## fairArb
module fairArb (
	input logic [15:0] bids,
	output logic [15:0] wins,
	input logic get_next_win,
	input logic clk,
	input logic rst
		);
	parameter SIZE = 3;
	parameter S0=3'b000, S1=3'b001, S2=3'b010, S3=3'b011, S4=3'b100, S5=3'b101, S6=3'b110;
	logic [SIZE-1:0] state;
	logic [SIZE-1:0] next_state;
	logic [3:0] dec1;
	logic [3:0] dec2;
	logic [15:0] bid1;
	logic [15:0] bid2;
	logic [15:0] b [15:0];
	logic [15:0] d [15:0];
	logic [15:0] out_check;
	logic [3:0] new_priority;
	logic [3:0] pr_in;
	logic [15:0] bids_cycle_f;
	logic [3:0] priority_f;
	logic [3:0] priority_d;
	logic [15:0] wins_d;
	logic sB, sD;
	logic [1:0] sC;
	always @ (*) begin
		case (sC)
			2'b00: priority_d = dec2;
			2'b01: priority_d = priority_f;
			2'b10: priority_d = pr_in;
			2'b11: priority_d = 0;
		endcase
	end
	always @ (*) begin
		case (sB)
			1'b0: wins_d = bid1;
			1'b1: wins_d = bid2;
		endcase
	end
	always @ (*) begin
		case (sD)
			1'b0: begin
				bid2 = out_check;
				pr_in = new_priority + 1;
			end
			1'b1: begin
				bid2 = d[priority_f];
				pr_in = priority_f + 1;
			end
		endcase
	end
  ...
Settings: LEC_CHECK=0, CAP_MARGIN=5, CELL_PAD_IN_SITES_GLOBAL_PLACEMENT=0, CORE_MARGIN=2, CORE_UTILIZATION=67, CTS_CLUSTER_DIAMETER=333, CTS_CLUSTER_SIZE=23, GPL_ROUTABILITY_DRIVEN=0, GPL_TIMING_DRIVEN=1, MAX_ROUTING_LAYER=met4, SETUP_SLACK_MARGIN=-0.1, SLEW_MARGIN=20; clock period 3.4 ns.
run.sh (not shown) runs the stock make flow with config.mk's settings and CLKGATE_MAP_FILE=.
The starting point ended with an error in 4_1_cts.
==> next run, changes <==
- CAP_MARGIN: 5 -> 20
- CELL_PAD_IN_SITES_GLOBAL_PLACEMENT: 0 -> default
- CORE_UTILIZATION: 67 -> 40
- CTS_CLUSTER_DIAMETER: 333 -> default
- CTS_CLUSTER_SIZE: 23 -> default
- GPL_ROUTABILITY_DRIVEN: 0 -> default
- GPL_TIMING_DRIVEN: 1 -> default
- MAX_ROUTING_LAYER: met4 -> default
- SETUP_SLACK_MARGIN: -0.1 -> default
- clock period: 3.4 -> 3.75 ns (I/O delays scaled with it)
After rerunning: Now the flow produced a clean layout; synthesized cell count does not change; area after synthesis stays the same; die area came out higher by 63%.
==> next run, changes <==
- CORE_UTILIZATION: 40 -> 57
- SETUP_SLACK_MARGIN: default -> 0.71
- TNS_END_PERCENT: default -> 5
- clock period: 3.75 -> 4.0 ns (I/O delays scaled with it)
Result:
- final cell count decreases by about 8%
- sequential share of layout area increases by 0.15 points
- power increases by about 0.8%
- die size decreases by 29%
- first-iteration DRC count increases to 2.7 times its value
- flip-flop count stays the same
- worst setup slack improved by 240 ps
- area after synthesis is unchanged
- count of clock-buffer cells in the layout is unchanged
- core utilization increases by 23 points

========
== run A ==
fairArb again, from the RTL that the note above started with.
==> flow/config.mk <==
export PLATFORM = sky130hd
export DESIGN_NAME = fairArb
export DESIGN_NICKNAME = fairArb
export VERILOG_FILES = /design/flow/design.v
export SDC_FILE = /design/flow/constraint.sdc
export NUM_CORES = 4
export LEC_CHECK = 0
export CAP_MARGIN = 20
export CORE_ASPECT_RATIO = 0.5
export CORE_MARGIN = 10
export CORE_UTILIZATION = 60
export HOLD_SLACK_MARGIN = -0.07
export SLEW_MARGIN = 20
==> flow/constraint.sdc <==
create_clock -name core_clock -period 4.0 [get_ports {clk}]
set_input_delay 0.8000 -clock core_clock [delete_from_list [all_inputs] [get_ports {clk}]]
set_output_delay 0.8000 -clock core_clock [all_outputs]
set_load 0.01 [all_outputs]
Run A finished every step from synthesis to the final layout, and the layout passed the timing, design-rule and antenna checks.
For run B, these inputs were changed with respect to run A:
Settings: ABC_AREA: unset -> 1; CORE_UTILIZATION: 60 -> 50; CTS_CLUSTER_DIAMETER: unset -> 25.
--- outcome ---
- Run B vs run A — met2 wirelength from detailed routing dropped by more than 10%
- Run B against run A: cell count in the Yosys report grew by 42%; fraction of power consumed by combinational cells moved up; clock tree skew after final layout lost 0.0067 ns; synthesized netlist net count grew by 158; number of well taps rose by 13.
- Note that the final non-filler cell area recorded for run A amounts to 1.09 times the value seen in run B.
- The higher cell depth of the worst min-delay path of run B and run A is in run B.
- Cmp run B vs run A: pin slew with the least headroom to its limit lower in run B
What run C does differently from run B at the input level:
Settings: swapping 25 for 52 in CTS_CLUSTER_DIAMETER; clearing CORE_ASPECT_RATIO, which used to be 0.5; clearing ABC_AREA, which used to be 1; swapping 10 for 2 in CORE_MARGIN; swapping 50 for 65 in CORE_UTILIZATION; clearing HOLD_SLACK_MARGIN, which used to be -0.07; swapping 20 for 35 in CAP_MARGIN; putting SETUP_SLACK_MARGIN at 0.65 where nothing was set; putting TNS_END_PERCENT at 5 where nothing was set.
The run showing the greater cell count in the Yosys report is run B. Delta (run C minus run B): post-detailed-placement cell area now larger, floorplan net count went down by 158. On post-synthesis chip area from yosys, run C and run B are neck and neck. Tool error GRT-0232 stopped run C during global routing (5_1_grt); no final results. Run B: done, clean on timing, DRC and antenna.

========
fairArb again, from the RTL that the note above started with.
make LEC_CHECK=0 CAP_MARGIN=15 CORE_MARGIN=2 CORE_UTILIZATION=66 CTS_CLUSTER_DIAMETER=366 CTS_CLUSTER_SIZE=51 SETUP_SLACK_MARGIN=-0.03 SLEW_MARGIN=20 finish   # period 2.28 ns
The starting point ended with an error in 3_5_place_dp (DPL-0038).
Change:
Settings changed: CAP_MARGIN 15 to 20, CORE_UTILIZATION 66 to 58, CTS_CLUSTER_DIAMETER 366 to not set, CTS_CLUSTER_SIZE 51 to not set, SETUP_SLACK_MARGIN -0.03 to not set.
Clock period 2.28 ns to 3.47 ns, I/O delays scaled along.
The new run ended with an error in 5_1_grt with GRT-0232.
Synthesized area does not change.
Synthesized cell count stays the same.
Die area increases by 13%.
Change:
Settings changed: SETUP_SLACK_MARGIN set to 0.71.
Clock period 3.47 ns to 2.65 ns, I/O delays scaled along.
Outcome: Now the flow stopped in 4_1_cts on DPL-0038; die size does not change; synthesized area is unchanged; synthesized cell count does not change.
Change:
Settings changed: CORE_UTILIZATION 58 to 60, PLACE_DENSITY set to 0.37, SETUP_SLACK_MARGIN 0.71 to not set.
Clock period 2.65 ns to 5.24 ns, I/O delays scaled along.
Effect:
- The changed run produced a clean layout
- die area falls by a few percent
- synthesized area does not change
- synthesized cell count stays the same
No activity file was given, so power comes from the tool's default toggle rates.
